==> flow/design.v <==
module division(input clk, input rst, input start, input [31:0] dividendo, divisor,
                output [31:0] cociente, residuo, output done);
reg [31:0] shift_register;
reg [31:0] pre_divisor;
reg [31:0] cont;
reg idle;                       
reg done_r;                     
reg [15:0] resta, pre_cocido, res, cocido;
always @ (posedge clk) begin
  done_r <= 1'b0;
  if (rst) begin
    idle = 1'b1;
  end else if (idle) begin
    if (start) begin
      cont = 32'b0;
      shift_register = {8'b0, dividendo[15:0]};
      pre_cocido = 16'b0;
      pre_divisor = divisor;
      shift_register = shift_register << 1;
      cont = cont + 1'b1;
      idle = 1'b0;
    end
  end else begin
    if (cont < 5'd17) begin
      if (shift_register[31:16] < pre_divisor[15:0]) begin
        pre_cocido = pre_cocido << 1;
      end else begin
        resta = shift_register[31:16] - pre_divisor[15:0];
        pre_cocido = pre_cocido << 1;
        pre_cocido[0] = 1'b1;
        shift_register[31:16] = resta;
      end
      shift_register = shift_register << 1;
      cont = cont + 1'b1;
    end else begin
      cocido = pre_cocido;
      res = shift_register[31:16]>>1;
      idle = 1'b1;
      done_r <= 1'b1;
    end
  end
end
assign cociente = {16'b0, cocido};
assign residuo = {16'b0, res};
assign done = done_r;
endmodule
==> flow/run.sh <==
#!/bin/bash
# the make line also repeats each setting of config.mk as NAME=value (left out here)
make -C /OpenROAD-flow-scripts/flow DESIGN_CONFIG=/design/flow/config.mk WORK_HOME=/design/flow/orfs CLKGATE_MAP_FILE= finish
==> flow/config.mk <==
export PLATFORM = sky130hd
export DESIGN_NAME = division
export DESIGN_NICKNAME = division
export VERILOG_FILES = /design/flow/design.v
export SDC_FILE = /design/flow/constraint.sdc
export NUM_CORES = 4
export LEC_CHECK = 0
export ABC_AREA = 1
export CAP_MARGIN = 20
export CORE_MARGIN = 2
export CORE_UTILIZATION = 72
export CTS_CLUSTER_SIZE = 100
export PLACE_DENSITY = 0.6
export SLEW_MARGIN = 20
==> flow/constraint.sdc <==
create_clock -name core_clock -period 5.27 [get_ports {clk}]
set_input_delay 1.0540 -clock core_clock [delete_from_list [all_inputs] [get_ports {clk}]]
set_output_delay 1.0540 -clock core_clock [all_outputs]
set_load 0.01 [all_outputs]
==> notes.md, run 1 <==
run results: status=no timing/DRC/antenna violations, global route total overflow=0, leakage=3.544 nW, Post-synth top cells=202 x nand2_1, 126 x edfxtp_1, 117 x inv_1, yosys adder share=0.03465, clk slew on worst S/H paths=around 60 ps, Reg2Reg Setup Slack=2340 ps, sum of buffers and inverters on the critical path=1, hold crit path type=register to register, CP startpoint=cont[19], Worst Hold End=cocido[15], Worst path max stage delay=about 720 ps, drt drc=0, comb area leader=simple AND/OR/NAND/NOR gates, fillers=around 500, routed vias=around 5,500, Layout Skew=10.08 ps, Flops after synth=about 130, count of library flops with an enable pin=between 100 and 150, RSZ-0062 raised after global routing=false, Worst Path Max Fanout=42, Yosys Chip Area=0.007077 mm^2, area delta synth->final=18.02%, simple share=0.2539, Synth Instances=767, nets=929, CTS Buf Count=17, CTS HTree Levels=4, clk sinks=128, Final Slew Violations=0, highest clock rate=341.2 MHz, Crit path arrival time=3170 ps, Flop+latch power=0.00119 W, slowest cell on the critical path=nor4_1, ant diodes=0, Main power group=clock, post-synthesis area per instance=9.227 um^2, WL final=15.81 mm, Yosys cell types=43, I/O pin count=132, Final Util=0.8664, Fin. Hold Viols=0, RR Endpoint=cont[15], net switching power=~0.00064 W, Net Sw Frac=0.2407, Hold Buf Count CTS=0, hold path start=pre_cocido[15], clock root buffer=clkbuf_8, GRT Overall Usage=0.3158, area share, top type=0.5347, cell depth of the worst flop-to-flop path=6, dpl hpwl=around 9.9 mm, delay-heaviest family, CP=simple AND/OR/NAND/NOR gates, Power Clock=0.00122 W, clock power share=0.457, Slew @ Worst Pin=1102 ps, Latency at later pin=550 ps, antenna-violating nets left=0, min cycle time layout=about 2900 ps, power per cell area=319.6 mW/mm^2, largest net degree at the start of global routing=between 80 and 90, post-DR vias/cell=between 5 and 6, Worst Setup End Kind=register, worst vdd ir=0.0003000 V, sequential power share=0.446, Commonest flop=edfxtp_1, Async SR Flop Fraction=0, Post-synth area hogs=edfxtp_1 53%, nand2_1 11%, inv_1 6.2%, Critical Path RT=5510 ps, crit-path most repeated cell=nand3_1, cell type with the largest total area=edfxtp_1, tool warnings=61, core area=a little under 0.01 mm^2, CP endpoint=cont[15], CTS Buffer Depth=2, Synth top cell by count=nand2_1, Iteration-0 DRC Markers=511, Reg-to-Reg Start=cont[19], Critical Path, Cell by Cell=nor2_1, nand3_1, nor4_1, nand3_1, nand2_4, buf_12, Site Rows=36, Complex Gates by Area=0.04491, combinational power=0.000258 W, CP Class=register to register, fp util=0.7342, Netlist Area Pre-Place=0.007077 mm^2, Ys Warns=1, initial antenna violation count=0, Tcrit/Tclk final=0.5561, worst hold path stage count=0, area of the die=0.01064 mm^2, post-cts gate resize count=0, Levels on crit path=6, Routed wire per std cell=15.99 um, xor/xnor share=0.01361, Final Setup Violations=0, Die X=103.1 um, MUX area fraction=0, CTS tree=done, # Cells Yosys=767, setup bufs post-CTS=0, first-pass GRT wire length=about 25 mm, max_cap viols=0, Seq share, synth=0.5403, die span in y=103.1 um, Internal=0.002027 W, Gate power share=0.097, headroom to the max-slew limit=0.2638, vias in the first global route=5,296, Post-Route Setup TNS=0 ps, RD Place Congestion=0.9114, IO buf count=66, First-pass DRT Iterations=6, CP Launch Type=register
[cell type report]
type	count	area, um^2	share of cell area
sequential	128	3825	0.4580
tap	133	166.4	0.01993
clock inverter	14	190.2	0.02277
multi-input combinational	506	2599	0.3112
timing repair buffer	70	703.2	0.08419
clock buffer	18	417.9	0.05004
inverter	120	450.4	0.05393
[routing by layer]
layer  wire length, um  vias to the layer above  global-route usage
li1                  -                     2566                   -
met5                 0                        -                   0
met3              1149                       55             0.09627
met4               474                        0              0.1478
met2              8009                      266              0.5150
met1              6180                     2628              0.3877
[through the flow]
step	total power, W	instance area [um^2]	cells	hold WS (ps)	setup slack, ps
2_1_floorplan	0.001400	7197	799	400.3	1188
3_3_place_gp	0.001445	7724	956	404.8	2052
3_5_place_dp	0.001457	7724	956	404.5	2020
4_1_cts	0.002663	8332	988	423.9	2318
5_1_grt	0.002749	8352	989	442.9	2162
6_report	0.002669	8352	989	425.0	2339
==> run 2, diff against run 1 <==
Settings changed: ABC_AREA 1 to unset, CTS_CLUSTER_SIZE 100 to unset, SETUP_SLACK_MARGIN set to -0.19.
Clock period 5.27 ns to 2.46 ns, I/O delays scaled along.
==> run 2 against run 1 <==
  * The layout now fails its checks (negative setup slack)
  * Sequential power is 110% higher
  * Cell count is 28% lower
  * Largest cell class unchanged
  * Non-clock buffer count is 33 higher
  * Register-to-register slack worse by 2600 ps
  * Critical path depth is 3 higher
  * Clock skew is 5.3 ps higher
==> notes.md, run 2 <==
run results: fillers=233 (-53%), clock root buffer=clkbuf_8, die span in y=97.09 um (-5.9%), First-pass DRT Iterations=7 (+1), Flops after synth=128 (unchanged), Reg2Reg Setup Slack=-260 ps (-2600 ps), max_cap viols=0 (unchanged), dpl hpwl=8.093 mm (-18%), core area=0.008299 mm^2 (-14%), Slew @ Worst Pin=733.7 ps (-367.9 ps), CTS HTree Levels=4 (unchanged), leakage=2.885 nW (-19%), Worst Hold End=cocido[15], Final Setup Violations=94 (+94), area share, top type=0.6065 (+0.07184), Post-synth top cells=126 x edfxtp_1, 48 x nor2_1, 33 x buf_4, # Cells Yosys=482 (-37%), Site Rows=33 (-8.3%), Crit path arrival time=2970 ps (-200 ps), Complex Gates by Area=0.04914 (+0.004230), slowest cell on the critical path=edfxtp_1, Gate power share=0.102 (+0.005), Iteration-0 DRC Markers=549 (+7.4%), largest net degree at the start of global routing=62 (-23%), highest clock rate=368.1 MHz (+7.9%), comb area leader=simple AND/OR/NAND/NOR gates, antenna-violating nets left=0 (unchanged), Main power group=clock, Levels on crit path=9 (+3), CTS Buffer Depth=2 (unchanged), I/O pin count=132 (unchanged), CTS Buf Count=17 (unchanged), Routed wire per std cell=26.25 um (+64%), Critical Path, Cell by Cell=ha_2, a21oi_2, nor3b_2, o21bai_2, o22a_1, buf_4, buf_4, nor2_2, a211oi_2, RD Place Congestion=0.9131 (+0.19%), post-DR vias/cell=6.621 (+19%), xor/xnor share=0.05475 (+0.04114), Netlist Area Pre-Place=0.006238 mm^2 (-12%), Worst path max stage delay=480 ps (-240 ps), Final Slew Violations=0 (unchanged), Hold Buf Count CTS=0 (unchanged), Latency at later pin=550 ps (about the same), Post-Route Setup TNS=-9233 ps (-9233 ps), min cycle time layout=2716 ps (-214.5 ps), Flop area=0.003825 mm^2 (unchanged), combinational power=0.000597 W (+130%), Net Sw Frac=0.2436 (+0.002941), status=complete, but fails checks, RR Endpoint=shift_register[24], worst hold path stage count=0 (unchanged), Ys Warns=1 (unchanged), tool warnings=62 (+1.6%), yosys adder share=0.03931 (+0.004657), WL final=18.59 mm (+18%), fp util=0.7517 (+0.01753), CP endpoint=shift_register[24], Die X=97.09 um (-5.9%), IO buf count=66 (unchanged), ant diodes=0 (unchanged), delay-heaviest family, CP=AND-OR/OR-AND gates, cell depth of the worst flop-to-flop path=9 (+3), Layout Skew=15.42 ps (+5.339 ps), Fin. Hold Viols=0 (unchanged), hold crit path type=register to register, Final Non-Filler Cells=708 (-28%), CP startpoint=shift_register[23], Worst Path Max Fanout=7 (-83%), Flop+latch power=0.00255 W (+110%), clk sinks=128 (unchanged), placed insts=672 (-30%), Hold WS=439.6 ps (+14.64 ps), power per cell area=747.0 mW/mm^2 (+130%), simple share=0.1270 (-0.1269), first-pass GRT wire length=24.07 mm (-3.8%), Power Clock=0.00271 W (+120%), net switching power=0.001426 W (+120%), SO Faults=negative setup slack, clk slew on worst S/H paths=60 ps (about the same), MUX area fraction=0.04954 (+0.04954), cell type with the largest total area=edfxtp_1, Commonest flop=edfxtp_1, worst vdd ir=0.0005438 V (+81%), global route total overflow=0 (unchanged), Tcrit/Tclk final=1.104 (+0.5481), Post-synth area hogs=edfxtp_1 61%, buf_4 4.0%, xor2_1 3.8%, area delta synth->final=25.61%, Internal=0.004428 W (+120%), crit-path most repeated cell=buf_4, post-synthesis area per instance=12.94 um^2 (+40%), CTS tree=done, routed vias=4,688 (-15%), sequential power share=0.436 (-0.010), vias in the first global route=4,415 (-17%), Yosys cell types=55 (+28%), Synth Instances=482 (-37%), Yosys Chip Area=0.006238 mm^2 (-12%), Worst Setup End Kind=register, initial antenna violation count=0 (unchanged), drt drc=0 (unchanged), hold path start=pre_cocido[15], nets=676 (-27%), GRT Overall Usage=0.3354 (+0.01962), Critical Path RT=2720 ps (-2790 ps), Final Util=0.9442 (+0.07778), clock power share=0.462 (+0.005), headroom to the max-slew limit=0.5109 (+0.2471), Async SR Flop Fraction=0 (unchanged), Seq share, synth=0.6129 (+0.07260), Synth top cell by count=edfxtp_1, final worst setup slack=-256.3 ps (-2596 ps), Reg-to-Reg Start=shift_register[23], count of library flops with an enable pin=126 (unchanged), Comb area=0.002193 mm^2 (-16%), CP Class=register to register, CP Launch Type=register, sum of buffers and inverters on the critical path=2 (+1), area of the die=0.009426 mm^2 (-11%)
run 2: cell type report:
cell class              count  share of cell area
clock inverters            12             0.02331
repair buffers            103              0.1249
clock buffers              20             0.05556
well taps                 105             0.01677
inverters                  23             0.01150
flip-flops and latches    128              0.4881
multi-input cells         317              0.2799
run 2: per-stage QoR:
step / instance area [um^2] / total power, W / setup slack (ps)
floorplan: 6372 / 0.002923 / -164.5
global placement: 7114 / 0.003044 / -66.41
detailed placement: 7114 / 0.003072 / -150.0
CTS: 7751 / 0.005724 / -169.9
global route: 7836 / 0.005932 / -244.1
finish: 7836 / 0.005854 / -256.3
run 2: what timing repair did:
| action | CTS | global route |
|---|---|---|
| buffers inserted | 0 | 2 |
| endpoints found under the setup margin | 2 | 95 |
| gates cloned | 1 | 0 |
| endpoints found under the hold margin | 0 | 0 |
| gates resized | 4 | 12 |
| pin swaps | 0 | 4 |
run 2: routing by layer:
layer | track usage | vias up | share of wire
met5 | 0 | - | 0
met1 | 0.4025 | 2229 | 0.32
met4 | 0.1278 | 0 | 0.053
met3 | 0.07698 | 114 | 0.11
li1 | - | 1879 | -
met2 | 0.5913 | 466 | 0.52
==> run 3, diff against run 2 <==
Settings changed: CAP_MARGIN 20 to 15, CELL_PAD_IN_SITES_GLOBAL_PLACEMENT set to 3, CORE_ASPECT_RATIO set to 0.66, CORE_UTILIZATION 72 to 40, GPL_TIMING_DRIVEN set to 0, MIN_ROUTING_LAYER set to met2, PLACE_DENSITY 0.6 to unset, SETUP_SLACK_MARGIN -0.19 to unset, SLEW_MARGIN 20 to 25.
Clock period 2.46 ns to 6.57 ns, I/O delays scaled along.
==> run 3 against run 2 <==
  * Now clean on timing, DRC and antenna
  * Critical endpoint is now cont[5]
  * Register-to-register slack better by 3700 ps
  * Sequential share of layout area is 0.82 points lower
  * Synthesized cell count stayed put
  * Flip-flop count stayed put
==> notes.md, run 3 <==
run results: max_cap viols=0 (unchanged), simple share=0.1270 (unchanged), Reg-to-Reg Start=idle, Async SR Flop Fraction=0 (unchanged), Fin. Hold Viols=0 (unchanged), cell depth of the worst flop-to-flop path=5 (-4), status=no timing/DRC/antenna violations, Critical Path, Cell by Cell=clkdlybuf4s50_1, and3b_1, a21oi_1, inv_4, buf_12, Worst Path Max Fanout=43 (+36), initial antenna violation count=0 (unchanged), IO buf count=66 (unchanged), xor/xnor share=0.05475 (unchanged), Layout Skew=6.624 ps (-8.794 ps), clock power share=0.466 (+0.004), Yosys cell types=55 (unchanged), die span in y=105.5 um (+8.6%), CTS Buf Count=17 (unchanged), RSZ-0062 raised after global routing=false, wl on met1=0 um (-100%), worst hold path stage count=0 (unchanged), Worst Setup End Kind=register, Net Sw Frac=0.2262 (-0.01748), area delta synth->final=27.72%, power per cell area=269.7 mW/mm^2 (-64%), Hold Buf Count CTS=0 (unchanged), Crit path arrival time=3640 ps (+670 ps), CP startpoint=rst, RD Place Congestion=0.7611 (-17%), CTS HTree Levels=4 (unchanged), Iteration-0 DRC Markers=336 (-39%), final worst setup slack=3028 ps (+3285 ps), Tcrit/Tclk final=0.5391 (-0.5651), First-pass DRT Iterations=15 (+8), leakage=2.937 nW (+1.8%), Complex Gates by Area=0.04914 (unchanged), Seq share, synth=0.6129 (unchanged), Reg2Reg Setup Slack=3470 ps (+3730 ps), GRT Overall Usage=0.2340 (-0.1013), Power Clock=0.00100 W (-63%), CTS tree=done, Final Slew Violations=0 (unchanged), Post-synth top cells=126 x edfxtp_1, 48 x nor2_1, 33 x buf_4, Flop+latch power=0.000953 W (-63%), global route total overflow=0 (unchanged), I/O pin count=132 (unchanged), slowest cell on the critical path=and3b_1, worst vdd ir=0.0001186 V (-78%), Slew @ Worst Pin=934.4 ps (+200.8 ps), highest clock rate=282.4 MHz, first-pass GRT wire length=19.51 mm (-19%), largest net degree at the start of global routing=44 (-29%), area share, top type=0.6065 (unchanged), ant diodes=0 (unchanged), RR Endpoint=cont[5], tool warnings=61 (-1.6%), Worst Hold End=cocido[15], Flops after synth=128 (unchanged), Worst path max stage delay=860 ps (+380 ps), Post-synth area hogs=edfxtp_1 61%, buf_4 4.0%, xor2_1 3.8%, met2 wire len=5.994 mm (-38%), hold crit path type=register to register, Critical Path RT=6670 ps (+3950 ps), vias in the first global route=5,729 (+30%), sum of buffers and inverters on the critical path=3 (+1), fp util=0.4047 (-0.3470), cell type with the largest total area=edfxtp_1, Internal=0.001663 W (-62%), yosys adder share=0.03931 (unchanged), post-synthesis area per instance=12.94 um^2 (unchanged), Post-Route Setup TNS=0 ps (+9233 ps), delay-heaviest family, CP=buffers and inverters, Latency at later pin=420 ps (-130 ps), post-DR vias/cell=6.219 (-6.1%), MUX area fraction=0.04954 (unchanged), Main power group=clock, clk slew on worst S/H paths=60 ps (about the same), nets=690 (+2.1%), Post-Place Setup Slack=2504 ps (+2654 ps), min cycle time layout=3542 ps, CP Launch Type=primary input, CP Class=primary input to register, combinational power=0.000194 W (-68%), sequential power share=0.444 (+0.008), Commonest flop=edfxtp_1, dpl hpwl=8.608 mm (+6.4%), core area=0.01542 mm^2 (+86%), Levels on crit path=5 (-4), Die X=157.7 um (+62%), clock root buffer=clkbuf_16, headroom to the max-slew limit=0.3770 (-0.1339), comb area leader=simple AND/OR/NAND/NOR gates, Gate power share=0.090 (-0.012), net switching power=0.0004860 W (-66%), Ys Warns=1 (unchanged), routed vias=5,168 (+10%), DR WL met3=6.263 mm (+220%), antenna-violating nets left=0 (unchanged), Synth top cell by count=edfxtp_1, hold path start=pre_cocido[15], WL final=12.53 mm (-33%), CP endpoint=cont[5], Netlist Area Pre-Place=0.006238 mm^2 (unchanged), uppermost layer routed=met4, Routed wire per std cell=15.08 um (-43%), # Cells Yosys=482 (unchanged), post-cts gate resize count=0 (-4), CTS Buffer Depth=2 (unchanged), drt drc=0 (unchanged), count of library flops with an enable pin=126 (unchanged), Yosys Chip Area=0.006238 mm^2 (unchanged), area of the die=0.01663 mm^2 (+76%), Site Rows=37 (+12%), Synth Instances=482 (unchanged), Final Setup Violations=0 (-100%), setup bufs post-CTS=0 (unchanged), clk sinks=128 (unchanged)
[run 3: metal layers]
layer / GRT usage / vias to the layer above
li1: - / 1899
met1: - / 1903
met2: 0.2149 / 1338
met3: 0.3964 / 28
met4: 0.06429 / 0
met5: 0.006349 / -
[run 3: area by class of cell]
type,count,area [um^2]
fill,1360,7448
sequential,128,3824
multi-input combinational,317,2123
timing repair buffer,71,714.4
clock buffer,19,432.9
buffer,46,330.3
tap,214,267.8
clock inverter,13,186.4
inverter,23,88.84
[run 3: through the flow]
| stage | cells | instance area (um^2) | hold WS [ps] | power, W | utilization |
|---|---|---|---|---|---|
| after floorplan | 514 | 6359 | 400.3 | 0.001094 | - |
| after global placement | 794 | 7287 | 413.7 | 0.001158 | 0.4727 |
| after detailed placement | 799 | 7348 | 414.7 | 0.001161 | 0.4767 |
| after CTS | 831 | 7968 | 430.3 | 0.002163 | 0.5168 |
| after global routing | 831 | 7968 | 461.2 | 0.002230 | 0.5168 |
| final | 831 | 7968 | 433.5 | 0.002149 | 0.5168 |
==> run 4, diff against run 3 <==
Settings changed: CAP_MARGIN 15 to 35, CELL_PAD_IN_SITES_GLOBAL_PLACEMENT 3 to unset, CORE_ASPECT_RATIO 0.66 to unset, CORE_UTILIZATION 40 to 64, CTS_CLUSTER_SIZE set to 21, GPL_TIMING_DRIVEN 0 to unset, MIN_ROUTING_LAYER met2 to unset, PLACE_DENSITY set to 0.6, SETUP_SLACK_MARGIN set to 1.27, SLEW_MARGIN 25 to 20.
Clock period 6.57 ns to 5.13 ns, I/O delays scaled along.
==> run 4 against run 3 <==
  * Still clean on timing, DRC and antenna
  * Clock power hardly changed
  * Hold slack better by 5.3 ps
  * Die area is 37% lower
  * Non-clock buffer count is 45 lower
  * Flip-flop count stayed put
  * Routed wire length is 14% lower
  * Critical endpoint is now shift_register[29]
  * Largest cell class unchanged
  * Highest routed layer unchanged
==> notes.md, run 4 <==
run results: drt drc=0 (unchanged), Final Non-Filler Cells=703 (-15%), min cycle time layout=around 3000 ps, Worst Hold End=cocido[15], nets=645 (-6.5%), Netlist Area Pre-Place=0.006238 mm^2 (unchanged), CP Launch Type=register, Post-synth area hogs=edfxtp_1 61%, buf_4 4.0%, xor2_1 3.8%, Critical Path RT=5390 ps (-1280 ps), comb area leader=simple AND/OR/NAND/NOR gates, Worst path max stage delay=540 ps (-320 ps), Die X=102.7 um (-35%), Post-Route Setup TNS=0 ps (unchanged), Tcrit/Tclk final=0.5866 (+0.04755), xor/xnor share=0.05475 (unchanged), Reg2Reg Setup Slack=2120 ps (-1350 ps), CP startpoint=pre_divisor[0], uppermost layer routed=met4, Site Rows=36 (-2.7%), largest net degree at the start of global routing=84 (+91%), Final Setup Violations=0 (unchanged), worst hold path stage count=0 (unchanged), max_cap viols=0 (unchanged), delay-heaviest family, CP=AND-OR/OR-AND gates, Ys Warns=1 (unchanged), hold path start=pre_cocido[15], Final Util=0.7727 (+0.2559), yosys adder share=0.03931 (unchanged), RSZ-0062 raised after global routing=false, Net Sw Frac=0.2234 (-0.002740), vias in the first global route=3,691 (-36%), routed vias=3,691 (-29%), RR Endpoint=shift_register[29], Complex Gates by Area=0.04914 (unchanged), Flop+latch power=0.00122 W (+28%), Internal=0.001872 W (+13%), Yosys Chip Area=0.006238 mm^2 (unchanged), DR WL met3=434 um (-93%), IO buf count=66 (unchanged), Fin. Hold Viols=0 (unchanged), simple share=0.1270 (unchanged), area delta synth->final=18.83%, dpl hpwl=7.033 mm (-18%), Crit path arrival time=3270 ps (-370 ps), Synth Instances=482 (unchanged), setup bufs post-CTS=0 (unchanged), fp util=0.6502 (+0.2456), post-DR vias/cell=5.250 (-16%), Gate power share=0.090 (about the same), Seq share, synth=0.6129 (unchanged), slowest cell on the critical path=o22a_1, die span in y=102.7 um (-2.6%), cell depth of the worst flop-to-flop path=10 (+5), hold crit path type=register to register, clk sinks=128 (unchanged), Power Clock=0.000974 W (about the same), met2 wire len=5.487 mm (-8.5%), global route total overflow=0 (unchanged), Levels on crit path=10 (+5), Worst Path Max Fanout=10 (-77%), Yosys cell types=55 (unchanged), count of library flops with an enable pin=126 (unchanged), Commonest flop=edfxtp_1, worst vdd ir=0.0002450 V (+110%), Latency at later pin=520 ps (+100 ps), power per cell area=325.2 mW/mm^2 (+21%), CTS Buffer Depth=2 (unchanged), Synth top cell by count=edfxtp_1, first-pass GRT wire length=17.02 mm (-13%), # Cells Yosys=482 (unchanged), clk slew on worst S/H paths=60 ps (about the same), area share, top type=0.6065 (unchanged), CTS HTree Levels=4 (unchanged), clock power share=0.404 (-0.062), clock root buffer=clkbuf_8, Reg-to-Reg Start=pre_divisor[0], antenna-violating nets left=0 (unchanged), Main power group=registers, Hold Buf Count CTS=0 (unchanged), leakage=2.676 nW (-8.9%), highest clock rate=332.3 MHz, Final Slew Violations=0 (unchanged), WL final=10.72 mm (-14%), Layout Skew=6.500 ps (-0.1239 ps), post-synthesis area per instance=12.94 um^2 (unchanged), Design Area, Final=0.007413 mm^2 (-7.0%), sum of buffers and inverters on the critical path=1 (-2), cell type with the largest total area=edfxtp_1, core area=0.009594 mm^2 (-38%), Worst Setup End Kind=register, status=no timing/DRC/antenna violations, tool warnings=61 (unchanged), Slew @ Worst Pin=676.7 ps (-257.7 ps), Critical Path, Cell by Cell=ha_1, fa_1, nand2b_1, a21oi_2, nor3b_2, o21bai_2, o22a_1, buf_8, mux2i_1, nor2_1, Async SR Flop Fraction=0 (unchanged), combinational power=0.000217 W (+12%), Flops after synth=128 (unchanged), net switching power=0.0005386 W (+11%), placed insts=672 (-16%), GRT Overall Usage=0.2183 (-0.01573), First-pass DRT Iterations=5 (-10), Post-synth top cells=126 x edfxtp_1, 48 x nor2_1, 33 x buf_4, initial antenna violation count=0 (unchanged), post-cts gate resize count=0 (unchanged), placed cell area=0.006919 mm^2 (-5.8%), Routed wire per std cell=15.25 um (+1.1%), I/O pin count=132 (unchanged), CP Class=register to register, ant diodes=0 (unchanged), headroom to the max-slew limit=0.5482 (+0.1711), CP endpoint=shift_register[29], CTS tree=done, CTS Buf Count=17 (unchanged), MUX area fraction=0.04954 (unchanged), wl on met1=4.628 mm (+4.628 mm), RD Place Congestion=0.8602 (+13%), area of the die=0.01055 mm^2 (-37%), sequential power share=0.506 (+0.062), Iteration-0 DRC Markers=120 (-64%)
-- run 4: final cells by class --
class / instances / area, um^2
clock buffers: 20 / 425.4
clock inverters: 10 / 48.80
fillers: 612 / 2181
inverters: 23 / 86.33
multi-input cells: 317 / 2123
flip-flops and latches: 128 / 3825
well taps: 133 / 166.4
repair buffers: 72 / 738.2
-- run 4: routing by layer --
layer,vias up,track usage
met3,15,0.07864
met5,-,0
met1,1771,0.2594
met4,0,0.07490
met2,83,0.3710
li1,1822,-
-- run 4: metrics by stage --
stage | setup WS, ps | hold WS (ps) | power, W
global route | 1987 | 440.5 | 0.002505
detailed placement | 1705 | 426.5 | 0.001455
finish | 2121 | 438.8 | 0.002411
CTS | 2070 | 440.1 | 0.002426
floorplan | 1453 | 400.3 | 0.001402
global placement | 1772 | 406.2 | 0.001446
==> run 5, diff against run 4 <==
Settings changed: ABC_AREA set to 0, CAP_MARGIN 35 to 30, CORE_UTILIZATION 64 to 70, CTS_CLUSTER_DIAMETER set to 233, CTS_CLUSTER_SIZE 21 to 17, PLACE_DENSITY 0.6 to unset, SETUP_SLACK_MARGIN 1.27 to 0.22.
Clock period 5.13 ns to 2.46 ns, I/O delays scaled along.
==> run 5 against run 4 <==
  * The layout now fails its checks (negative setup slack)
  * Synthesized cell count stayed put
  * Clock power increased by 140%
  * Routed wire length is 54% higher
  * Non-clock buffer count increased by 26
  * Area after synthesis did not move
  * Cell count grew 0.43%
  * Critical path type unchanged
  * Largest cell class unchanged
==> notes.md, run 5 <==
run results: status=complete, but fails checks, SO Faults=negative setup slack, Flop+latch power=0.00256 W (+110%), CTS Buf Count=17 (unchanged), IO buf count=66 (unchanged), core area=0.008678 mm^2 (-9.5%), CTS Buffer Depth=2 (unchanged), placed insts=658 (-2.1%), cell depth of the worst flop-to-flop path=10 (unchanged), RR Endpoint=shift_register[25], clock root buffer=clkbuf_8, post-synthesis area per instance=12.94 um^2 (unchanged), Reg-to-Reg Start=pre_divisor[0], crit-path most repeated cell=nor2_1, combinational power=0.000616 W (+180%), area of the die=0.009684 mm^2 (-8.2%), comb area leader=simple AND/OR/NAND/NOR gates, hold path start=pre_cocido[2], antenna-violating nets left=0 (unchanged), worst vdd ir=0.0005440 V (+120%), largest net degree at the start of global routing=69 (-18%), CP endpoint=shift_register[25], die span in y=98.41 um (-4.2%), CTS HTree Levels=4 (unchanged), clk sinks=128 (unchanged), Post-synth area hogs=edfxtp_1 61%, buf_4 4.0%, xor2_1 3.8%, First-pass DRT Iterations=5 (unchanged), final worst setup slack=-66.46 ps (-2187 ps), net switching power=0.001429 W (+170%), Worst Setup End Kind=register, area delta synth->final=27.46%, delay-heaviest family, CP=adder cells, Worst Path Max Fanout=3 (-7), Critical Path, Cell by Cell=ha_4, fa_2, nand2b_4, a21oi_4, buf_4, nor2_1, o21ai_1, xor2_1, mux2i_2, nor2_1, Net Sw Frac=0.2572 (+0.03378), I/O pin count=132 (unchanged), Layout Skew=12.63 ps (+6.127 ps), tool warnings=65 (+6.6%), max_cap viols=0 (unchanged), # Cells Yosys=482 (unchanged), Flops after synth=128 (unchanged), sequential power share=0.461 (-0.045), Final Setup Violations=5 (+5), Post-synth top cells=126 x edfxtp_1, 48 x nor2_1, 33 x buf_4, Crit path arrival time=2880 ps (-390 ps), Commonest flop=edfxtp_1, Power Clock=0.00238 W (+140%), post-DR vias/cell=6.334 (+21%), routed vias=4,472 (+21%), Iteration-0 DRC Markers=422 (+250%), Die X=98.41 um (-4.2%), Final Slew Violations=0 (unchanged), Netlist Area Pre-Place=0.006238 mm^2 (unchanged), WL final=16.53 mm (+54%), GRT Overall Usage=0.3121 (+0.09376), CTS tree=done, Async SR Flop Fraction=0 (unchanged), vias in the first global route=4,324 (+17%), CP Class=register to register, RD Place Congestion=0.9179 (+6.7%), count of library flops with an enable pin=126 (unchanged), dpl hpwl=7.859 mm (+12%), Routed wire per std cell=23.41 um (+54%), Main power group=registers, MUX area fraction=0.04954 (unchanged), nets=671 (+4.0%), fp util=0.7189 (+0.06862), Critical Path RT=2810 ps (-2580 ps), Internal=0.004128 W (+120%), CP Launch Type=register, Synth top cell by count=edfxtp_1, Final Util=0.9162 (+0.1435), Site Rows=34 (-5.6%), first-pass GRT wire length=22.77 mm (+34%), Tcrit/Tclk final=1.027 (+0.4404), slowest cell on the critical path=edfxtp_1, clk slew on worst S/H paths=70 ps (about the same), min cycle time layout=2526 ps (-482.8 ps), Gate power share=0.111 (+0.021), CP startpoint=pre_divisor[0], Fin. Hold Viols=0 (unchanged), Reg2Reg Setup Slack=-70 ps (-2190 ps), area share, top type=0.6065 (unchanged), sum of buffers and inverters on the critical path=1 (unchanged), highest clock rate=395.8 MHz (+19%), Worst path max stage delay=410 ps (-130 ps), yosys adder share=0.03931 (unchanged), Ys Warns=1 (unchanged), xor/xnor share=0.05475 (unchanged), Synth Instances=482 (unchanged), power per cell area=698.9 mW/mm^2 (+110%), Seq share, synth=0.6129 (unchanged), clock power share=0.428 (+0.024), Hold Buf Count CTS=0 (unchanged), ant diodes=0 (unchanged), Latency at later pin=530 ps (about the same), Yosys Chip Area=0.006238 mm^2 (unchanged), RSZ-0062 raised after global routing=true, Final Non-Filler Cells=706 (+0.43%), drt drc=0 (unchanged), worst hold path stage count=0 (unchanged), simple share=0.1270 (unchanged), Yosys cell types=55 (unchanged), global route total overflow=0 (unchanged), initial antenna violation count=0 (unchanged), Worst Hold End=cocido[2], Levels on crit path=10 (unchanged), cell type with the largest total area=edfxtp_1, leakage=2.868 nW (+7.2%), Complex Gates by Area=0.04914 (unchanged), hold crit path type=register to register
## run 5: layer usage
layer	routed length [um]	part of all wire	global-route usage	up-vias
met5	0	0	0	-
met1	5847	0.35	0.3739	2161
met3	1221	0.074	0.08375	95
met4	883	0.053	0.1212	0
li1	-	-	-	1877
met2	8576	0.52	0.5406	339
## run 5: stage by stage
stage	hold slack, ps	setup slack (ps)	setup TNS (ps)	total power, W	instance area, um^2
2_1_floorplan	400.3	-92.11	-7276	0.002928	6404
3_3_place_gp	402.9	92.22	0	0.003045	7046
3_5_place_dp	432.5	28.82	0	0.003069	7046
4_1_cts	446.8	67.48	0	0.005414	7765
5_1_grt	462.4	-149.1	-1077	0.005671	7951
6_report	453.6	-66.46	-193.4	0.005557	7951
## run 5: what timing repair did
action / CTS / global route
gates cloned: 1 / 1
hold endpoints to repair: 0 / 0
endpoints found under the setup margin: 16 / 129
buffers inserted: 9 / 5
gates resized: 16 / 25
pin swaps: 8 / 11
## run 5: layout make-up
class                      count  area (um^2)
multi-input combinational    317         2362
timing repair buffer          98        987.2
clock inverter                15        137.6
tap                          108        135.1
inverter                      23        90.09
clock buffer                  17        414.1
sequential                   128         3825
fill                         290        726.9
==> run 6, diff against run 5 <==
Settings changed: ABC_AREA 0 to 1, CAP_MARGIN 30 to 20, CTS_CLUSTER_DIAMETER 233 to unset, CTS_CLUSTER_SIZE 17 to 14, PLACE_DENSITY set to 0.95, SETUP_SLACK_MARGIN 0.22 to 0.35.
==> run 6 against run 5 <==
  * Now clean on timing, DRC and antenna
  * Critical path depth increased by 3
  * Count of clock-buffer cells in the layout is 2 higher
  * Non-clock buffer count grew 18
  * Register-to-register slack improved by 190 ps
==> notes.md, run 6 <==
run results: Netlist Area Pre-Place=0.007077 mm^2 (+13%), Reg2Reg Setup Slack=130 ps (+190 ps), clock root buffer=clkbuf_8, comb area leader=simple AND/OR/NAND/NOR gates, Synth top cell by count=nand2_1, min cycle time layout=2333 ps (-193.4 ps), Post-Route Setup TNS=0 ps (+193.4 ps), Ys Warns=1 (unchanged), clock power share=0.422 (-0.006), Final Setup Violations=0 (-5), Net Sw Frac=0.2671 (+0.009901), Hold WS=453.2 ps (-0.3850 ps), die span in y=104.5 um (+6.2%), Critical Path RT=2760 ps (-50 ps), count of library flops with an enable pin=126 (unchanged), clk slew on worst S/H paths=60 ps (about the same), Yosys Chip Area=0.007077 mm^2 (+13%), final worst setup slack=126.9 ps (+193.4 ps), Worst Path Max Fanout=3 (unchanged), xor/xnor share=0.01361 (-0.04114), CP Launch Type=register, # Cells Yosys=767 (+59%), post-synthesis area per instance=9.227 um^2 (-29%), cell type with the largest total area=edfxtp_1, Main power group=registers, area of the die=0.01093 mm^2 (+13%), WL final=23.15 mm (+40%), largest net degree at the start of global routing=32 (-54%), Site Rows=36 (+5.9%), tool warnings=62 (-4.6%), CTS Buffer Depth=2 (unchanged), Flop+latch power=0.00256 W (about the same), worst hold path stage count=0 (unchanged), Latency at later pin=550 ps (+20 ps), cell depth of the worst flop-to-flop path=13 (+3), power per cell area=640.8 mW/mm^2 (-8.3%), hold path start=pre_cocido[7], Final Slew Violations=0 (unchanged), Flops after synth=128 (unchanged), yosys adder share=0.03465 (-0.004657), Comb area=0.002932 mm^2 (+24%), CTS HTree Levels=4 (unchanged), routed vias=6,441 (+44%), Complex Gates by Area=0.04491 (-0.004230), core area=0.009774 mm^2 (+13%), Gate power share=0.136 (+0.025), dpl hpwl=11.21 mm (+43%), max_cap viols=0 (unchanged), Worst Setup End Kind=register, delay-heaviest family, CP=simple AND/OR/NAND/NOR gates, Levels on crit path=13 (+3), slowest cell on the critical path=edfxtp_1, Flop area=0.003824 mm^2 (about the same), total design power=0.005805 W (+4.5%), CP Class=register to register, sum of buffers and inverters on the critical path=4 (+3), worst vdd ir=0.0006850 V (+26%), drt drc=0 (unchanged), Worst Hold End=cocido[7], Post-Place Setup Slack=139.6 ps (+110.8 ps), CTS tree=done, first-pass GRT wire length=29.22 mm (+28%), hold crit path type=register to register, CP endpoint=shift_register[31], I/O pin count=132 (unchanged), fillers=335 (+16%), vias in the first global route=5,884 (+36%), combinational power=0.000790 W (+28%), RD Place Congestion=0.9322 (+1.6%), Layout Skew=12.26 ps (-0.3630 ps), IO buf count=66 (unchanged), initial antenna violation count=0 (unchanged), Reg-to-Reg Start=pre_divisor[9], MUX area fraction=0 (-0.04954), nets=975 (+45%), Post-synth area hogs=edfxtp_1 53%, nand2_1 11%, inv_1 6.2%, RSZ-0062 raised after global routing=true, Critical Path, Cell by Cell=inv_2, ha_4, nand2_2, nand2_2, buf_4, inv_1, nand2_1, a21oi_1, nand2_1, nand2_1, nand3_2, nand2_1, inv_1, RR Endpoint=shift_register[31], sequential power share=0.442 (-0.019), crit-path most repeated cell=nand2_1, net switching power=0.001551 W (+8.5%), Async SR Flop Fraction=0 (unchanged), Die X=104.5 um (+6.2%), Power Clock=0.00245 W (+3%), Tcrit/Tclk final=0.9484 (-0.07861), CTS Buf Count=17 (unchanged), area delta synth->final=28.01%, ant diodes=0 (unchanged), simple share=0.2539 (+0.1269), area share, top type=0.5347 (-0.07184), antenna-violating nets left=0 (unchanged), Internal=0.004255 W (+3.1%), Crit path arrival time=2640 ps (-240 ps), GRT Overall Usage=0.3530 (+0.04092), fp util=0.7240 (+0.005156), Hold Buf Count CTS=0 (unchanged), leakage=3.802 nW (+33%), status=no timing/DRC/antenna violations, global route total overflow=0 (unchanged), Commonest flop=edfxtp_1, Synth Instances=767 (+59%), First-pass DRT Iterations=10 (+5), clk sinks=128 (unchanged), Iteration-0 DRC Markers=806 (+91%), highest clock rate=428.6 MHz (+8.3%), Routed wire per std cell=22.39 um (-4.4%), CP startpoint=pre_divisor[9], post-DR vias/cell=6.229 (-1.7%), Seq share, synth=0.5403 (-0.07260), Post-synth top cells=202 x nand2_1, 126 x edfxtp_1, 117 x inv_1, Worst path max stage delay=510 ps (+100 ps), Yosys cell types=43 (-22%), Fin. Hold Viols=0 (unchanged)
## run 6: layout make-up
| type | instances | area share |
|---|---|---|
| clock inverters | 12 | 0.01519 |
| flip-flops and latches | 128 | 0.4221 |
| clock buffers | 19 | 0.04655 |
| well taps | 133 | 0.01837 |
| multi-input cells | 506 | 0.3236 |
| repair buffers | 116 | 0.1244 |
| inverters | 120 | 0.04972 |
## run 6: repair_timing
| item | 4_1_cts | 5_1_grt |
|---|---|---|
| endpoints found under the setup margin | 88 | 96 |
| pin swaps | 5 | 19 |
| cloned | 0 | 1 |
| buffers inserted | 8 | 26 |
| gates resized | 18 | 46 |
## run 6: per-stage QoR
stage | instance area, um^2 | std cells | util
6_report | 9059 | 1034 | 0.9268
5_1_grt | 9059 | 1034 | 0.9268
3_5_place_dp | 7886 | 968 | 0.8068
2_1_floorplan | 7219 | 799 | -
3_3_place_gp | 7886 | 968 | 0.8068
4_1_cts | 8622 | 1007 | 0.8821
## run 6: metal layers
metal	GRT usage	share of wire
met5	0	0
met4	0.1950	0.091
met3	0.09607	0.11
met2	0.6172	0.49
met1	0.3887	0.31
==> run 7, diff against run 6 <==
Settings changed: ABC_AREA 1 to unset, CAP_MARGIN 20 to 15, CORE_UTILIZATION 70 to 40, CTS_CLUSTER_SIZE 14 to unset, PLACE_DENSITY 0.95 to 0.6, SETUP_SLACK_MARGIN 0.35 to -0.61, SLEW_MARGIN 20 to 25.
Clock period 2.46 ns to 10.0 ns, I/O delays scaled along.
==> run 7 against run 6 <==
  * Clock power decreased by 75%
  * Clock skew decreased by 3.0 ps
  * Combinational power decreased by 86%
  * Cell area decreased by 17%
  * Area after synthesis decreased by 12%
  * Synthesized cell count decreased by 37%
  * Hold slack got worse by 21 ps
  * Core utilization decreased by 43 points
  * Critical endpoint is now shift_register[21]
==> notes.md, run 7 <==
run results: status=no timing/DRC/antenna violations, sequential power share=0.466 (+0.024), dpl hpwl=7.084 mm (-37%), routed vias=3,664 (-43%), Flop area=0.003825 mm^2 (about the same), Yosys Chip Area=0.006238 mm^2 (-12%), RSZ-0062 raised after global routing=false, Site Rows=45 (+25%), power per cell area=177.9 mW/mm^2 (-72%), fillers=1,360 (+310%), Worst Hold End=cocido[15], Reg2Reg Setup Slack=7150 ps (+7020 ps), CTS Buf Count=17 (unchanged), xor/xnor share=0.05475 (+0.04114), Main power group=registers, count of library flops with an enable pin=126 (unchanged), slowest cell on the critical path=and3b_1, Ys Warns=1 (unchanged), post-synthesis area per instance=12.94 um^2 (+40%), RD Place Congestion=0.8113 (-13%), Flops after synth=128 (unchanged), Comb area=0.002125 mm^2 (-28%), clk sinks=128 (unchanged), WL final=10.94 mm (-53%), post-cts gate resize count=0 (-18), area share, top type=0.6065 (+0.07184), cell type with the largest total area=edfxtp_1, hold crit path type=register to register, antenna-violating nets left=0 (unchanged), Worst path max stage delay=850 ps (+340 ps), CTS tree=done, worst hold path stage count=0 (unchanged), Gate power share=0.081 (-0.055), Synth top cell by count=edfxtp_1, Reg-to-Reg Start=pre_divisor[0], CTS HTree Levels=4 (unchanged), setup bufs post-CTS=0 (-8), worst vdd ir=0.0001020 V (-85%), Worst Path Max Fanout=79 (+76), largest net degree at the start of global routing=84 (+160%), Crit path arrival time=4180 ps (+1540 ps), CP endpoint=shift_register[21], initial antenna violation count=0 (unchanged), # Cells Yosys=482 (-37%), comb area leader=simple AND/OR/NAND/NOR gates, Post-synth top cells=126 x edfxtp_1, 48 x nor2_1, 33 x buf_4, Slew @ Worst Pin=911.6 ps, tool warnings=59 (-4.8%), clock root buffer=clkbuf_16, max_cap viols=0 (unchanged), Async SR Flop Fraction=0 (unchanged), Hold Buf Count CTS=0 (unchanged), Internal=0.001063 W (-75%), highest clock rate=240.9 MHz, nets=642 (-34%), clk slew on worst S/H paths=50 ps (about the same), Flop+latch power=0.000626 W (-76%), Levels on crit path=5 (-8), headroom to the max-slew limit=0.3923, Worst Setup End Kind=register, Net Sw Frac=0.2082 (-0.05886), Final Slew Violations=0 (unchanged), Routed wire per std cell=14.45 um (-35%), die span in y=128.9 um (+23%), RR Endpoint=shift_register[22], Latency at later pin=410 ps (-140 ps), clock power share=0.453 (+0.031), vias in the first global route=3,598 (-39%), Final Setup Violations=0 (unchanged), area delta synth->final=21.00%, IO buf count=66 (unchanged), cell depth of the worst flop-to-flop path=9 (-4), Commonest flop=edfxtp_1, net switching power=0.0002796 W (-82%), drt drc=0 (unchanged), Netlist Area Pre-Place=0.006238 mm^2 (-12%), Hold WS=432.3 ps (-20.95 ps), Synth Instances=482 (-37%), Iteration-0 DRC Markers=151 (-81%), yosys adder share=0.03931 (+0.004657), GRT Overall Usage=0.1389 (-0.2141), CP Launch Type=primary input, Complex Gates by Area=0.04914 (+0.004230), post-DR vias/cell=4.840 (-22%), total design power=0.001343 W (-77%), global route total overflow=0 (unchanged), CTS Buffer Depth=2 (unchanged), combinational power=0.000108 W (-86%), fp util=0.4104 (-0.3136), Fin. Hold Viols=0 (unchanged), Layout Skew=9.309 ps (-2.954 ps), sum of buffers and inverters on the critical path=3 (-1), Seq share, synth=0.6129 (+0.07260), Post-Route Setup TNS=0 ps (unchanged), min cycle time layout=4151 ps, leakage=2.699 nW (-29%), simple share=0.1270 (-0.1269), MUX area fraction=0.04954 (+0.04954), Critical Path RT=10,030 ps (+7270 ps), delay-heaviest family, CP=buffers and inverters, Tcrit/Tclk final=0.4151 (-0.5334), core area=0.01520 mm^2 (+56%), Critical Path, Cell by Cell=clkdlybuf4s50_1, and3b_1, a21oi_1, inv_2, buf_6, first-pass GRT wire length=17.71 mm (-39%), hold path start=pre_cocido[15], Yosys cell types=55 (+28%), Die X=128.9 um (+23%), CP Class=primary input to register, area of the die=0.01661 mm^2 (+52%), First-pass DRT Iterations=4 (-6), I/O pin count=132 (unchanged), ant diodes=0 (unchanged), Power Clock=0.000609 W (-75%), CP startpoint=rst, Post-synth area hogs=edfxtp_1 61%, buf_4 4.0%, xor2_1 3.8%
[run 7: final cells by class]
cell class / instances / area share
tap: 188 / 0.03116
clock buffer: 27 / 0.06796
multi-input combinational: 317 / 0.2815
inverter: 23 / 0.01144
timing repair buffer: 69 / 0.09100
clock inverter: 5 / 0.01028
sequential: 128 / 0.5067
[run 7: routing by layer]
layer	vias to the layer above	wire length (um)	global-route usage
li1	1812	-	-
met1	1783	4804	0.1656
met2	57	5617	0.2372
met3	12	374	0.04158
met4	0	141	0.05371
met5	-	0	0
[run 7: per-stage QoR]
step / cell area (um^2) / cells / setup WS, ps / util
after floorplan: 6359 / 514 / 5349 / -
after global placement: 6953 / 725 / 5189 / 0.4574
after detailed placement: 6953 / 725 / 5105 / 0.4574
after CTS: 7543 / 757 / 5547 / 0.4962
after global routing: 7548 / 757 / 5663 / 0.4965
final: 7548 / 757 / 5849 / 0.4965
==> run 8, diff against run 7 <==
Settings changed: CAP_MARGIN 15 to 20, CORE_UTILIZATION 40 to 68, SETUP_SLACK_MARGIN -0.61 to -0.29, SLEW_MARGIN 25 to 20.
Clock period 10.0 ns to 3.43 ns, I/O delays scaled along.
==> run 8 against run 7 <==
  * Register-to-register slack got worse by 6400 ps
  * Total power grew to 2.9 times the previous value
  * First-iteration DRC count up 20%
  * Cell count decreased by 10%
  * Sequential share of layout area up 0.39 points
  * Hold slack gained 3.8 ps
  * Largest power group unchanged
==> notes.md, run 8 <==
run results: status=no timing/DRC/antenna violations, highest clock rate=373.9 MHz, dpl hpwl=7.411 mm (+4.6%), I/O pin count=132 (unchanged), global route total overflow=0 (unchanged), Worst Path Max Fanout=37 (-53%), Commonest flop=edfxtp_1, Design Area, Final=0.007491 mm^2 (-0.76%), RSZ-0062 raised after global routing=false, headroom to the max-slew limit=0.5129 (+0.1206), Seq share, synth=0.6129 (unchanged), Yosys cell types=55 (unchanged), Iteration-0 DRC Markers=181 (+20%), initial antenna violation count=0 (unchanged), RD Place Congestion=0.8927 (+10%), clock root buffer=clkbuf_8, CTS Buf Count=17 (unchanged), Flop+latch power=0.00183 W (+190%), worst vdd ir=0.0003656 V (+260%), Latency at later pin=520 ps (+110 ps), Post-synth area hogs=edfxtp_1 61%, buf_4 4.0%, xor2_1 3.8%, setup bufs post-CTS=0 (unchanged), cell depth of the worst flop-to-flop path=6 (-3), Post-Route Setup TNS=0 ps (unchanged), placed cell area=0.006908 mm^2 (-0.65%), ant diodes=0 (unchanged), GRT Overall Usage=0.2466 (+0.1077), Tcrit/Tclk final=0.7797 (+0.3647), count of library flops with an enable pin=126 (unchanged), power per cell area=521.9 mW/mm^2 (+190%), Netlist Area Pre-Place=0.006238 mm^2 (unchanged), sequential power share=0.468 (+0.002), Worst path max stage delay=510 ps (-340 ps), net switching power=0.0009017 W (+220%), CTS tree=done, leakage=2.719 nW (+0.74%), slowest cell on the critical path=nor3_1, Synth top cell by count=edfxtp_1, routed vias=3,862 (+5.4%), xor/xnor share=0.05475 (unchanged), max_cap viols=0 (unchanged), Ys Warns=1 (unchanged), core area=0.008806 mm^2 (-42%), WL final=11.66 mm (+6.6%), CP endpoint=shift_register[18], sum of buffers and inverters on the critical path=2 (-1), Main power group=registers, CP Class=register to register, worst hold path stage count=0 (unchanged), Reg-to-Reg Start=cont[21], vias in the first global route=3,921 (+9.0%), Power Clock=0.00175 W (+190%), antenna-violating nets left=0 (unchanged), Site Rows=34 (-24%), combinational power=0.000329 W (+200%), total design power=0.003909 W (+190%), Layout Skew=9.623 ps (+0.3139 ps), First-pass DRT Iterations=6 (+2), CP startpoint=cont[21], area share, top type=0.6065 (unchanged), fp util=0.7084 (+0.2981), delay-heaviest family, CP=simple AND/OR/NAND/NOR gates, post-synthesis area per instance=12.94 um^2 (unchanged), RR Endpoint=shift_register[18], Final Non-Filler Cells=681 (-10%), CTS Buffer Depth=2 (unchanged), clk sinks=128 (unchanged), CTS HTree Levels=4 (unchanged), largest net degree at the start of global routing=67 (-20%), area of the die=0.009956 mm^2 (-40%), Internal=0.003008 W (+180%), Die X=99.78 um (-23%), hold crit path type=register to register, Levels on crit path=6 (+1), Crit path arrival time=2880 ps (-1300 ps), Routed wire per std cell=17.12 um (+18%), Slew @ Worst Pin=730.7 ps (-181.0 ps), area delta synth->final=20.08%, IO buf count=66 (unchanged), Hold Buf Count CTS=0 (unchanged), Gate power share=0.084 (+0.003), hold path start=pre_cocido[15], yosys adder share=0.03931 (unchanged), Net Sw Frac=0.2307 (+0.02241), Critical Path RT=3630 ps (-6400 ps), post-cts gate resize count=0 (unchanged), Yosys Chip Area=0.006238 mm^2 (unchanged), Synth Instances=482 (unchanged), simple share=0.1270 (unchanged), Post-synth top cells=126 x edfxtp_1, 48 x nor2_1, 33 x buf_4, tool warnings=61 (+3.4%), die span in y=99.78 um (-23%), drt drc=0 (unchanged), clk slew on worst S/H paths=60 ps (about the same), post-DR vias/cell=5.671 (+17%), Hold WS=436.1 ps (+3.804 ps), first-pass GRT wire length=18.82 mm (+6.3%), Async SR Flop Fraction=0 (unchanged), placed insts=649 (-10%), # Cells Yosys=482 (unchanged), clock power share=0.448 (-0.005), Final Slew Violations=0 (unchanged), Worst Setup End Kind=register, nets=646 (+0.62%), cell type with the largest total area=edfxtp_1, CP Launch Type=register, Complex Gates by Area=0.04914 (unchanged), min cycle time layout=2674 ps, MUX area fraction=0.04954 (unchanged), Critical Path, Cell by Cell=nor4_1, nand4_1, nor3_1, a21oi_1, inv_2, buf_12, Final Setup Violations=0 (unchanged), Reg2Reg Setup Slack=760 ps (-6390 ps), Fin. Hold Viols=0 (unchanged), Worst Hold End=cocido[15], Flops after synth=128 (unchanged), comb area leader=simple AND/OR/NAND/NOR gates
## run 8: routing by layer
metal  routed length (um)  part of all wire  up-vias  GRT usage
met2                 6344              0.54      140     0.4574
li1                     -                 -     1822          -
met4                  125             0.011        0    0.08325
met5                    0                 0        -          0
met1                 4589              0.39     1884     0.2824
met3                  597             0.051       16    0.05432
## run 8: cell type report
| class | instances | area, um^2 |
|---|---|---|
| Clock buffer | 19 | 431.7 |
| Clock inverter | 13 | 151.4 |
| Fill cell | 448 | 1315 |
| Inverter | 23 | 86.33 |
| Multi-Input combinational cell | 317 | 2123 |
| Sequential cell | 128 | 3825 |
| Tap cell | 108 | 135.1 |
| Timing Repair Buffer | 73 | 738.2 |
## run 8: metrics by stage
step,setup slack [ps],utilization
floorplan,6.234,-
global placement,875.5,0.7845
detailed placement,836.2,0.7845
CTS,759.5,0.8507
global route,554.1,0.8507
finish,755.5,0.8507
==> run 9, diff against run 8 <==
Settings changed: ABC_AREA set to 0, CAP_MARGIN 20 to 30, CORE_MARGIN 2 to 4, CORE_UTILIZATION 68 to 26, CTS_CLUSTER_DIAMETER set to 233, GPL_TIMING_DRIVEN set to 0, HOLD_SLACK_MARGIN set to 0.18, PLACE_DENSITY 0.6 to 0.86, SETUP_SLACK_MARGIN -0.29 to unset.
Clock period 3.43 ns to 3.96 ns, I/O delays scaled along.
==> run 9 against run 8 <==
  * Critical path type is now primary input to register
  * Cell count increased by 37%
  * Register-to-register slack gained 350 ps
  * Synthesized cell count is the same
  * Clock power down 15%
  * Non-clock buffer count up 43
  * Combinational power decreased by 4%
  * Area after synthesis is the same
  * Setup slack better by 230 ps
  * Sequential share of layout area is 3.5 points lower
  * Still clean on timing, DRC and antenna
==> notes.md, run 9 <==
run results: Power Clock=0.00148 W (-15%), Crit path arrival time=3070 ps (+190 ps), GRT Overall Usage=0.09797 (-0.1486), Flops after synth=128 (unchanged), initial antenna violation count=0 (unchanged), largest net degree at the start of global routing=55 (-18%), highest clock rate=336.3 MHz, Main power group=registers, tool warnings=59 (-3.3%), # Cells Yosys=482 (unchanged), dpl hpwl=9.147 mm (+23%), global route total overflow=0 (unchanged), count of library flops with an enable pin=126 (unchanged), power per cell area=420.3 mW/mm^2 (-19%), fp util=0.2650 (-0.4435), worst hold path stage count=0 (unchanged), Async SR Flop Fraction=0 (unchanged), ant diodes=0 (unchanged), CTS Buf Count=17 (unchanged), CP Class=primary input to register, CP startpoint=rst, CP endpoint=shift_register[20], Flop area=0.003824 mm^2 (about the same), Worst path max stage delay=860 ps (+350 ps), IO buf count=66 (unchanged), Slew @ Worst Pin=894.5 ps (+163.9 ps), Site Rows=56 (+65%), clk sinks=128 (unchanged), Routed wire per std cell=13.46 um (-21%), CTS tree=done, Post-synth top cells=126 x edfxtp_1, 48 x nor2_1, 33 x buf_4, worst vdd ir=0.0002952 V (-19%), area of the die=0.02654 mm^2 (+170%), Seq share, synth=0.6129 (unchanged), drt drc=0 (unchanged), yosys adder share=0.03931 (unchanged), Commonest flop=edfxtp_1, sequential power share=0.468 (about the same), post-synthesis area per instance=12.94 um^2 (unchanged), Hold Buf Count CTS=0 (unchanged), WL final=12.59 mm (+8.0%), max_cap viols=0 (unchanged), Iteration-0 DRC Markers=205 (+13%), headroom to the max-slew limit=0.4037 (-0.1092), vias in the first global route=3,880 (-1.0%), Final Slew Violations=0 (unchanged), Yosys Chip Area=0.006238 mm^2 (unchanged), Tcrit/Tclk final=0.7509 (-0.02888), Levels on crit path=5 (-1), Yosys cell types=55 (unchanged), clk slew on worst S/H paths=60 ps (about the same), post-DR vias/cell=4.145 (-27%), Design Area, Final=0.008038 mm^2 (+7.3%), clock power share=0.439 (-0.009), delay-heaviest family, CP=buffers and inverters, hold path start=pre_cocido[15], setup bufs post-CTS=0 (unchanged), combinational power=0.000315 W (-4%), first-pass GRT wire length=19.98 mm (+6.2%), leakage=2.909 nW (+7.0%), Worst Setup End Kind=register, First-pass DRT Iterations=4 (-2), Fin. Hold Viols=0 (unchanged), clock root buffer=clkbuf_16, slowest cell on the critical path=and3b_1, Final Setup Violations=0 (unchanged), Reg2Reg Setup Slack=1110 ps (+350 ps), Critical Path, Cell by Cell=clkdlybuf4s50_1, and3b_1, a21oi_1, inv_4, buf_16, antenna-violating nets left=0 (unchanged), RR Endpoint=shift_register[20], CTS Buffer Depth=2 (unchanged), CTS HTree Levels=4 (unchanged), cell type with the largest total area=edfxtp_1, placed cell area=0.007480 mm^2 (+8.3%), die span in y=162.9 um (+63%), Synth Instances=482 (unchanged), Flop+latch power=0.00158 W (-14%), Latency at later pin=420 ps (-100 ps), Internal=0.002573 W (-14%), Worst Path Max Fanout=54 (+46%), Complex Gates by Area=0.04914 (unchanged), nets=689 (+6.7%), area delta synth->final=28.84%, CP Launch Type=primary input, fillers=2,334 (+420%), I/O pin count=132 (unchanged), placed insts=903 (+39%), hold crit path type=register to register, Netlist Area Pre-Place=0.006238 mm^2 (unchanged), simple share=0.1270 (unchanged), Post-synth area hogs=edfxtp_1 61%, buf_4 4.0%, xor2_1 3.8%, Synth top cell by count=edfxtp_1, Critical Path RT=4050 ps (+420 ps), comb area leader=simple AND/OR/NAND/NOR gates, RD Place Congestion=0.8080 (-9.5%), Layout Skew=12.63 ps (+3.007 ps), Gate power share=0.093 (+0.009), post-cts gate resize count=0 (unchanged), net switching power=0.0008058 W (-11%), Comb area=0.002123 mm^2 (unchanged), core area=0.02354 mm^2 (+170%), min cycle time layout=roughly 3000 ps, sum of buffers and inverters on the critical path=3 (+1), Ys Warns=1 (unchanged), xor/xnor share=0.05475 (unchanged), RSZ-0062 raised after global routing=false, Worst Hold End=cocido[15], routed vias=3,876 (+0.36%), MUX area fraction=0.04954 (unchanged), Net Sw Frac=0.2385 (+0.007848), Reg-to-Reg Start=idle, Die X=162.9 um (+63%), Final Non-Filler Cells=935 (+37%), area share, top type=0.6065 (unchanged), cell depth of the worst flop-to-flop path=5 (-1), status=no timing/DRC/antenna violations
[run 9: cell type report]
class / count / area share
well taps: 319 / 0.04966
clock inverters: 15 / 0.01650
multi-input cells: 317 / 0.2642
inverters: 23 / 0.01105
plain buffers: 46 / 0.04110
clock buffers: 17 / 0.05293
flip-flops and latches: 128 / 0.4757
repair buffers: 70 / 0.08889
[run 9: routing by layer]
metal  vias to the layer above  GRT usage  wire [um]
li1                       1913          -          -
met1                      1882     0.1167       5293
met2                        64     0.1653       6411
met3                        17    0.03214        650
met4                         0    0.03622        229
met5                         -          0          0
[run 9: through the flow]
step / power [W] / setup WS [ps] / hold WS [ps] / utilization / TNS, ps
after floorplan: 0.001816 / 516.9 / 400.3 / - / 0
after global placement: 0.001913 / -1208 / 402.1 / 0.3151 / -119460
after detailed placement: 0.001924 / 496.9 / 425.3 / 0.3177 / 0
after CTS: 0.003413 / 952.6 / 432.4 / 0.3414 / 0
after global routing: 0.003513 / 791.5 / 437.4 / 0.3414 / 0
final: 0.003378 / 986.6 / 425.7 / 0.3414 / 0
==> run 10, diff against run 9 <==
Settings changed: ABC_AREA 0 to unset, CAP_MARGIN 30 to 20, CORE_MARGIN 4 to 2, CORE_UTILIZATION 26 to 68, CTS_CLUSTER_DIAMETER 233 to 399, CTS_CLUSTER_SIZE set to 98, GPL_TIMING_DRIVEN 0 to unset, HOLD_SLACK_MARGIN 0.18 to unset, PLACE_DENSITY 0.86 to 0.6, SETUP_SLACK_MARGIN set to 2.9, TNS_END_PERCENT set to 65.
Clock period 3.96 ns to 10.0 ns, I/O delays scaled along.
==> run 10 against run 9 <==
  * Flip-flop count stayed put
  * Largest power group unchanged
  * Count of clock-buffer cells in the layout grew 2
  * Non-clock buffer count decreased by 47
  * Still clean
  * Area after synthesis unchanged
  * Critical endpoint is now shift_register[29]
==> notes.md, run 10 <==
run results: GRT Overall Usage=0.2376 (+0.1397), fillers=466 (-80%), Complex Gates by Area=0.04914 (unchanged), Commonest flop=edfxtp_1, Flop area=0.003825 mm^2 (about the same), Hold Buf Count CTS=0 (unchanged), dpl hpwl=7.158 mm (-22%), cell type with the largest total area=edfxtp_1, net switching power=0.0002988 W (-63%), core area=0.008806 mm^2 (-63%), drt drc=0 (unchanged), Flop+latch power=0.000626 W (-60%), Latency at later pin=530 ps (+110 ps), IO buf count=66 (unchanged), first-pass GRT wire length=18.04 mm (-9.7%), Yosys Chip Area=0.006238 mm^2 (unchanged), hold crit path type=register to register, Levels on crit path=5 (unchanged), Internal=0.001043 W (-59%), Layout Skew=15.36 ps (+2.726 ps), Iteration-0 DRC Markers=143 (-30%), area of the die=0.009956 mm^2 (-62%), CTS Buf Count=17 (unchanged), ant diodes=0 (unchanged), # Cells Yosys=482 (unchanged), Final Slew Violations=0 (unchanged), combinational power=0.000109 W (-65%), Post-Route Setup TNS=0 ps (unchanged), die span in y=99.78 um (-39%), RR Endpoint=shift_register[29], clock power share=0.452 (+0.013), largest net degree at the start of global routing=84 (+53%), headroom to the max-slew limit=0.3101 (-0.09359), delay-heaviest family, CP=buffers and inverters, Routed wire per std cell=16.67 um (+24%), CTS Buffer Depth=2 (unchanged), area share, top type=0.6065 (unchanged), Netlist Area Pre-Place=0.006238 mm^2 (unchanged), Tcrit/Tclk final=0.4538 (-0.2971), CTS HTree Levels=4 (unchanged), Synth top cell by count=edfxtp_1, Reg-to-Reg Start=cont[5], worst hold path stage count=0 (unchanged), Crit path arrival time=4690 ps (+1620 ps), Seq share, synth=0.6129 (unchanged), Flops after synth=128 (unchanged), Post-synth top cells=126 x edfxtp_1, 48 x nor2_1, 33 x buf_4, xor/xnor share=0.05475 (unchanged), setup bufs post-CTS=0 (unchanged), Reg2Reg Setup Slack=6590 ps (+5480 ps), CP endpoint=shift_register[29], leakage=2.690 nW (-7.5%), Fin. Hold Viols=0 (unchanged), nets=642 (-6.8%), Comb area=0.002123 mm^2 (unchanged), area delta synth->final=19.19%, highest clock rate=around 220 MHz, initial antenna violation count=0 (unchanged), Worst Hold End=cocido[15], CP Launch Type=primary input, cell depth of the worst flop-to-flop path=6 (+1), status=no timing/DRC/antenna violations, post-cts gate resize count=0 (unchanged), I/O pin count=132 (unchanged), Worst Path Max Fanout=47 (-13%), Power Clock=0.000606 W (-59%), sequential power share=0.467 (about the same), Main power group=registers, Site Rows=34 (-39%), count of library flops with an enable pin=126 (unchanged), clk sinks=128 (unchanged), Net Sw Frac=0.2227 (-0.01583), comb area leader=simple AND/OR/NAND/NOR gates, Worst path max stage delay=830 ps (-30 ps), global route total overflow=0 (unchanged), First-pass DRT Iterations=5 (+1), Async SR Flop Fraction=0 (unchanged), power per cell area=180.4 mW/mm^2 (-57%), RD Place Congestion=0.8710 (+7.8%), Final Setup Violations=0 (unchanged), routed vias=3,812 (-1.7%), Ys Warns=1 (unchanged), hold path start=pre_cocido[15], WL final=11.29 mm (-10%), Synth Instances=482 (unchanged), CTS tree=done, Gate power share=0.081 (-0.012), Die X=99.78 um (-39%), Hold WS=433.5 ps (+7.798 ps), MUX area fraction=0.04954 (unchanged), antenna-violating nets left=0 (unchanged), max_cap viols=0 (unchanged), Critical Path RT=10,150 ps (+6100 ps), Slew @ Worst Pin=1035 ps (+140.4 ps), vias in the first global route=3,793 (-2.2%), Worst Setup End Kind=register, yosys adder share=0.03931 (unchanged), min cycle time layout=4538 ps, sum of buffers and inverters on the critical path=3 (unchanged), simple share=0.1270 (unchanged), Final Util=0.8444 (+0.5030), Yosys cell types=55 (unchanged), tool warnings=61 (+3.4%), post-DR vias/cell=5.631 (+36%), Critical Path, Cell by Cell=clkdlybuf4s50_1, and3b_1, a21oi_1, inv_2, buf_4, RSZ-0062 raised after global routing=false, clk slew on worst S/H paths=60 ps (about the same), post-synthesis area per instance=12.94 um^2 (unchanged), clock root buffer=clkbuf_8, slowest cell on the critical path=and3b_1, CP startpoint=rst, worst vdd ir=0.0001215 V (-59%), Post-synth area hogs=edfxtp_1 61%, buf_4 4.0%, xor2_1 3.8%, CP Class=primary input to register, fp util=0.7084 (+0.4435)
-- run 10: layout make-up --
| type | count | share of cell area |
|---|---|---|
| sequential | 128 | 0.5144 |
| multi-input combinational | 317 | 0.2855 |
| timing repair buffer | 69 | 0.09187 |
| clock buffer | 19 | 0.05671 |
| clock inverter | 13 | 0.02171 |
| tap | 108 | 0.01817 |
| inverter | 23 | 0.01161 |
-- run 10: per-layer routing --
metal  track usage  share of wire  vias up
met1        0.2825           0.41     1847
met5             0              0        -
met4       0.09589          0.021        0
met2        0.4168           0.52      127
li1              -              -     1816
met3       0.05919          0.049       22
-- run 10: stage by stage --
stage	area [um^2]	cells	setup WS (ps)	total power, W
floorplan	6359	514	5349	0.0007190
global placement	6853	645	4953	0.0007405
detailed placement	6853	645	4895	0.0007444
CTS	7436	677	5424	0.001349
global route	7436	677	5252	0.001381
finish	7436	677	5462	0.001342
Power figures rest on the tool's default switching activity, not on a simulated workload.
